==> flow/design.v (excerpt) <==
module CPU(
    input logic clk,
    input logic rst,
    output logic [31:0] im_addr,
    input  logic [31:0] im_rdata,     
    output logic [31:0] dm_addr,
    output logic [31:0] dm_wdata,    
    output logic [3:0]  dm_web,       
    input  logic [31:0] dm_rdata      
);
logic [31:0] IF_PC;
logic [31:0] IF_pc4;
logic [31:0] IF_PC_next;
logic [31:0] IF_instr;
logic [31:0] ID_PC;
logic [31:0] ID_pc4;
logic [31:0] ID_instr;
logic IF_ID_stall;
logic IF_ID_flush;
logic [6:0] ID_opcode;
logic [4:0] ID_rd;
logic [2:0] ID_funct3;
logic [4:0] ID_rs1;
logic [4:0] ID_rs2;
logic [6:0] ID_funct7;
logic [31:0] ID_rs1_data;
logic [31:0] ID_rs2_data;
logic [31:0] ID_imm;
logic [1:0] ID_ALUOp;
logic [1:0] ID_ALUSrcA;
logic ID_ALUSrcB;
logic ID_Branch;
logic ID_Jal;
logic ID_Jalr;
logic ID_MemWrite;
logic ID_MemRead;
logic ID_RegWrite;
logic [1:0] ID_ResultSrc;
logic [3:0] ID_ALUControl;
logic [31:0] ID_pc_imm;
logic [31:0] ID_jalr_target;
logic ID_eq;
logic ID_lt;
logic ID_ltu;
logic ID_take_branch;
  ...
Settings: LEC_CHECK=0, ABC_AREA=0, CAP_MARGIN=20, CORE_MARGIN=2, CORE_UTILIZATION=72, CTS_CLUSTER_DIAMETER=357, CTS_CLUSTER_SIZE=100, PLACE_DENSITY=0.6, SLEW_MARGIN=20, TNS_END_PERCENT=10; clock period 5.68 ns.
run.sh (not shown) runs the stock make flow with config.mk's settings and CLKGATE_MAP_FILE=.
The baseline never finished: it broke off in 5_1_grt.
==> next run, changes <==
Settings changed: ABC_AREA 0 to not set, CORE_UTILIZATION 72 to 40, CTS_CLUSTER_DIAMETER 357 to not set, CTS_CLUSTER_SIZE 100 to not set, TNS_END_PERCENT 10 to not set.
Clock period 5.68 ns to 7.98 ns, I/O delays scaled along.
Outcome: This time the run passed the timing, design-rule and antenna checks. Synthesized area is unchanged. Synthesized cell count stays the same. Die area went up by about 80%.
==> next run, changes <==
Settings changed: CORE_UTILIZATION 40 to 70, CTS_CLUSTER_SIZE set to 57, PLACE_DENSITY 0.6 to not set.
Clock period 7.98 ns to 6.22 ns, I/O delays scaled along.
Result: This time the run did not get past 5_1_grt; synthesized cell count does not change; synthesized area stays the same; die area falls by about 40%.
==> next run, changes <==
Settings changed: CORE_UTILIZATION 70 to 60, CTS_CLUSTER_SIZE 57 to 59, SETUP_SLACK_MARGIN set to -0.41.
Clock period 6.22 ns to 4.43 ns, I/O delays scaled along.
=> The new run finished but failed the layout checks on setup timing; synthesized area is unchanged; die size came out higher by about a fifth; synthesized cell count is unchanged.

========
## purple
CPU again, from the RTL that the note above started with.
==> flow/config.mk <==
export PLATFORM = sky130hd
export DESIGN_NAME = CPU
export DESIGN_NICKNAME = CPU
export VERILOG_FILES = /design/flow/design.v
export SDC_FILE = /design/flow/constraint.sdc
export NUM_CORES = 4
export LEC_CHECK = 0
export CAP_MARGIN = 10
export CORE_MARGIN = 2
export CORE_UTILIZATION = 72
export CTS_CLUSTER_DIAMETER = 350
export CTS_CLUSTER_SIZE = 35
export PLACE_DENSITY = 0.6
export SETUP_SLACK_MARGIN = 0.57
export SLEW_MARGIN = 20
==> flow/constraint.sdc <==
create_clock -name core_clock -period 6.97 [get_ports {clk}]
set_input_delay 1.3940 -clock core_clock [delete_from_list [all_inputs] [get_ports {clk}]]
set_output_delay 1.3940 -clock core_clock [all_outputs]
set_load 0.01 [all_outputs]
purple did not make it past global routing (5_1_grt), where a tool error ended it.
Modified inputs, red compared to purple
- clearing CTS_CLUSTER_DIAMETER, which used to be 350
- swapping 72 for 40 in CORE_UTILIZATION
- swapping 10 for 20 in CAP_MARGIN
- clearing CTS_CLUSTER_SIZE, which used to be 35
- clearing SETUP_SLACK_MARGIN, which used to be 0.57
- swapping 6.97 for 4.6 in the clock period (ns, I/O delays scaled along)
### Flow results
Every stage of red finished as expected; the final checks, on the other hand, flagged negative setup slack, which means the layout fails.
Diff purple -> red: count of pins on the block boundary neither gained nor lost much; die footprint has increased; pre-CTS setup slack went down 1640 ps; placement row count shows an increase of 35%; post-cts sizing count decreased 0.82%.
Comparing red against purple, there is no change at all in count of library flops with an enable pin.

========
Starting RTL as in the previous note.
==> flow/design.v (excerpt) <==
module CPU(
    input logic clk,
    input logic rst,
    output logic [31:0] im_addr,
    input  logic [31:0] im_rdata,     
    output logic [31:0] dm_addr,
    output logic [31:0] dm_wdata,    
    output logic [3:0]  dm_web,       
    input  logic [31:0] dm_rdata      
);
==> flow/config.mk <==
export PLATFORM = sky130hd
export DESIGN_NAME = CPU
export DESIGN_NICKNAME = CPU
export VERILOG_FILES = /design/flow/design.v
export SDC_FILE = /design/flow/constraint.sdc
export NUM_CORES = 4
export LEC_CHECK = 0
export CAP_MARGIN = 20
export CELL_PAD_IN_SITES_DETAIL_PLACEMENT = 1
export CORE_ASPECT_RATIO = 0.95
export CORE_MARGIN = 8
export CORE_UTILIZATION = 40
export CTS_CLUSTER_DIAMETER = 323
export CTS_CLUSTER_SIZE = 73
export GPL_ROUTABILITY_DRIVEN = 0
export GPL_TIMING_DRIVEN = 0
export HOLD_SLACK_MARGIN = 0.25
export MIN_ROUTING_LAYER = met2
export PLACE_DENSITY_LB_ADDON = 0.13
export SETUP_SLACK_MARGIN = -0.32
export SLEW_MARGIN = 15
export TNS_END_PERCENT = 25
==> flow/constraint.sdc <==
create_clock -name core_clock -period 6.26 [get_ports {clk}]
set_input_delay 1.2520 -clock core_clock [delete_from_list [all_inputs] [get_ports {clk}]]
set_output_delay 1.2520 -clock core_clock [all_outputs]
set_load 0.01 [all_outputs]
The baseline aborted during 5_1_grt with GRT-0116.
Edit:
==> flow/config.mk (replaced) <==
export PLATFORM = sky130hd
export DESIGN_NAME = CPU
export DESIGN_NICKNAME = CPU
export VERILOG_FILES = /design/flow/design.v
export SDC_FILE = /design/flow/constraint.sdc
export NUM_CORES = 4
export LEC_CHECK = 0
export CAP_MARGIN = 20
export CORE_MARGIN = 2
export CORE_UTILIZATION = 58
export SLEW_MARGIN = 20
==> flow/constraint.sdc (replaced) <==
create_clock -name core_clock -period 4.43 [get_ports {clk}]
set_input_delay 0.8860 -clock core_clock [delete_from_list [all_inputs] [get_ports {clk}]]
set_output_delay 0.8860 -clock core_clock [all_outputs]
set_load 0.01 [all_outputs]
After rerunning: Now the flow finished but failed the layout checks on negative setup slack; synthesized area stays the same; die size shrinks by a quarter to a third; synthesized cell count is unchanged.
